Setup of v11:
## axi_gpio_expanded
module axi_gpio_expanded
#(
    parameter C_ALL_INPUTS        = 0,             
    parameter C_ALL_OUTPUTS       = 0,             
    parameter C_GPIO_WIDTH        = 32,            
    parameter C_DOUT_DEFAULT      = 32'h00000000,  
    parameter C_TRI_DEFAULT       = 32'hFFFFFFFF,  
    parameter C_IS_DUAL           = 1,             
    parameter C_ALL_INPUTS_2      = 0,             
    parameter C_ALL_OUTPUTS_2     = 0,             
    parameter C_GPIO2_WIDTH       = 32,            
    parameter C_DOUT_DEFAULT_2    = 32'h00000000,  
    parameter C_TRI_DEFAULT_2     = 32'hFFFFFFFF,  
    parameter C_INTERRUPT_PRESENT = 1              
)
(
    input logic ACLK,     
    input logic ARESETn,  
    input  logic              [8:2] AWADDR,    
    input  logic              [2:0] AWPROT,    
    input  logic                    AWVALID,   
    output logic                    AWREADY,   
    input  logic             [31:0] WDATA,   
    input  logic              [3:0] WSTRB,   
    input  logic                    WVALID,  
    output logic                    WREADY,  
    output logic              [1:0] BRESP,   
    output logic                    BVALID,  
    input  logic                    BREADY,  
    input  logic              [8:2] ARADDR,    
    input  logic              [2:0] ARPROT,    
    input  logic                    ARVALID,   
    output logic                    ARREADY,   
    output logic             [31:0] RDATA,   
    output logic              [1:0] RRESP,   
    output logic                    RVALID,  
    input  logic                    RREADY,  
    output logic ip2intc_irpt,                    
    input  logic  [C_GPIO_WIDTH-1:0] gpio_io_i,   
    output logic  [C_GPIO_WIDTH-1:0] gpio_io_o,   
    output logic  [C_GPIO_WIDTH-1:0] gpio_io_t,   
    input  logic [C_GPIO2_WIDTH-1:0] gpio2_io_i,  
    output logic [C_GPIO2_WIDTH-1:0] gpio2_io_o,  
    output logic [C_GPIO2_WIDTH-1:0] gpio2_io_t   
);
Size: about 1100 cells after synthesis, ~300 flip-flops, ~300 I/O pins, roughly 11000 µm² of cells after synthesis.
export LEC_CHECK = 0
export CAP_MARGIN = 20
export CORE_MARGIN = 2
export CORE_UTILIZATION = 68
export CTS_CLUSTER_SIZE = 25
export HOLD_SLACK_MARGIN = 0.29
export SLEW_MARGIN = 20
create_clock -name core_clock -period 1.88 [get_ports {ACLK}]
run.sh (not shown) runs the stock make flow with config.mk's settings and CLKGATE_MAP_FILE=.
v11: it failed with a tool error in clock tree synthesis (4_1_cts), so there are no final results.
#### Input delta (v56 over v11)
# v11
export LEC_CHECK = 0
export CAP_MARGIN = 20
export CORE_MARGIN = 2
export CORE_UTILIZATION = 68
export CTS_CLUSTER_SIZE = 25
export HOLD_SLACK_MARGIN = 0.29
export SLEW_MARGIN = 20
create_clock -name core_clock -period 1.88 [get_ports {ACLK}]
# v56
export LEC_CHECK = 0
export CAP_MARGIN = 20
export CORE_MARGIN = 2
export CORE_UTILIZATION = 64
export SETUP_SLACK_MARGIN = 1.0
export SLEW_MARGIN = 20
create_clock -name core_clock -period 3.39 [get_ports {ACLK}]
### Flow results
- v56 finished every stage and its layout cleared the timing, design-rule and antenna checks.
- Comparing v56 against v11, there is no change at all in area fraction in mux cells.
- The lower routability congestion estimate of v11 and v56 is in v56.
- Compared with v11, v56 shows instance area after placement lower by 340 µm².
- Diff v56..v11 | I/O pin count | unchanged
- Compared with v11, in v56 post-place setup slack went up 1150 ps; starting utilization of the core area went down 5.1 points; die boundary height went up 3.8 µm; site row count went up about 4.4%.
- Die outline area: v56 > v11
- STATUS detailed placement HPWL: v56 wins against v11
## Diff of input files: v41 against v56
# v56
export LEC_CHECK = 0
export CAP_MARGIN = 20
export CORE_MARGIN = 2
export CORE_UTILIZATION = 64
export SETUP_SLACK_MARGIN = 1.0
export SLEW_MARGIN = 20
create_clock -name core_clock -period 3.39 [get_ports {ACLK}]
# v41
export LEC_CHECK = 0
export CAP_MARGIN = 20
export CORE_MARGIN = 2
export CORE_UTILIZATION = 61
export SETUP_SLACK_MARGIN = -0.13
export SLEW_MARGIN = 20
create_clock -name core_clock -period 1.69 [get_ports {ACLK}]
==> comparison <==
v41: flow complete, layout not clean; failing: negative setup slack. v56 has completed all stages; timing, DRC and antenna checks passed. Delta(number of non-clock buffers in the layout, v41 - v56) > 0. Re number of top-level design ports: no difference whatsoever between v56 and v41. Relative to v56, final cycle utilization of the critical path has increased by 38 points in v41. v41 reports a higher fraction of power consumed by the clock network than v56 does. v41: final routed wirelength across all metal layers is about 8% higher than what v56 reported.
Changes in v42 relative to v41:
# v41
export LEC_CHECK = 0
export CAP_MARGIN = 20
export CORE_MARGIN = 2
export CORE_UTILIZATION = 61
export SETUP_SLACK_MARGIN = -0.13
export SLEW_MARGIN = 20
create_clock -name core_clock -period 1.69 [get_ports {ACLK}]
# v42
export LEC_CHECK = 0
export CAP_MARGIN = 20
export CORE_MARGIN = 2
export CORE_UTILIZATION = 59
export SLEW_MARGIN = 20
create_clock -name core_clock -period 3.29 [get_ports {ACLK}]
==> comparison <==
From v41 to v42, post-synthesis cell type count did not move at all. v42: full flow OK, the timing, design-rule and antenna checks passed. Taking v41 as the reference, in v42 post-synthesis to final-layout area growth saw a decrease, final area saw a decrease. Relative to v41, number of CTS-inserted buffers has increased by 1 in v42. Going from v41 to v42, area after synthesis roughly the same; final-layout setup total negative slack higher; clock-buffer cell count roughly the same. When the final numbers for v41 and v42 were put side by side, the wire length the detailed router placed on met1 turned out to be smaller in v42.
Inputs modified between v42 and v21:
# v42
export LEC_CHECK = 0
export CAP_MARGIN = 20
export CORE_MARGIN = 2
export CORE_UTILIZATION = 59
export SLEW_MARGIN = 20
create_clock -name core_clock -period 3.29 [get_ports {ACLK}]
# v21
export LEC_CHECK = 0
export CAP_MARGIN = 20
export CORE_MARGIN = 2
export CORE_UTILIZATION = 65
export CTS_CLUSTER_SIZE = 33
export SLEW_MARGIN = 20
create_clock -name core_clock -period 1.69 [get_ports {ACLK}]
Results
v21 | ERROR | global routing (5_1_grt)
The HPWL after detailed placement in v21 sits 4100 µm above the value recorded for v42.
Die extent in y: v21 vs v42 down 4.6%
Comparing v42 and v21, the lower starting density of the core was measured on v42.
Delta(area of the core, v21 - v42) < 0
On number of library cell types mapped by synthesis, v21 tracks v42 almost exactly.
As of v21, width of the chip had fallen by a few percent compared to v42.
Power and IR drop assume default switching activity.
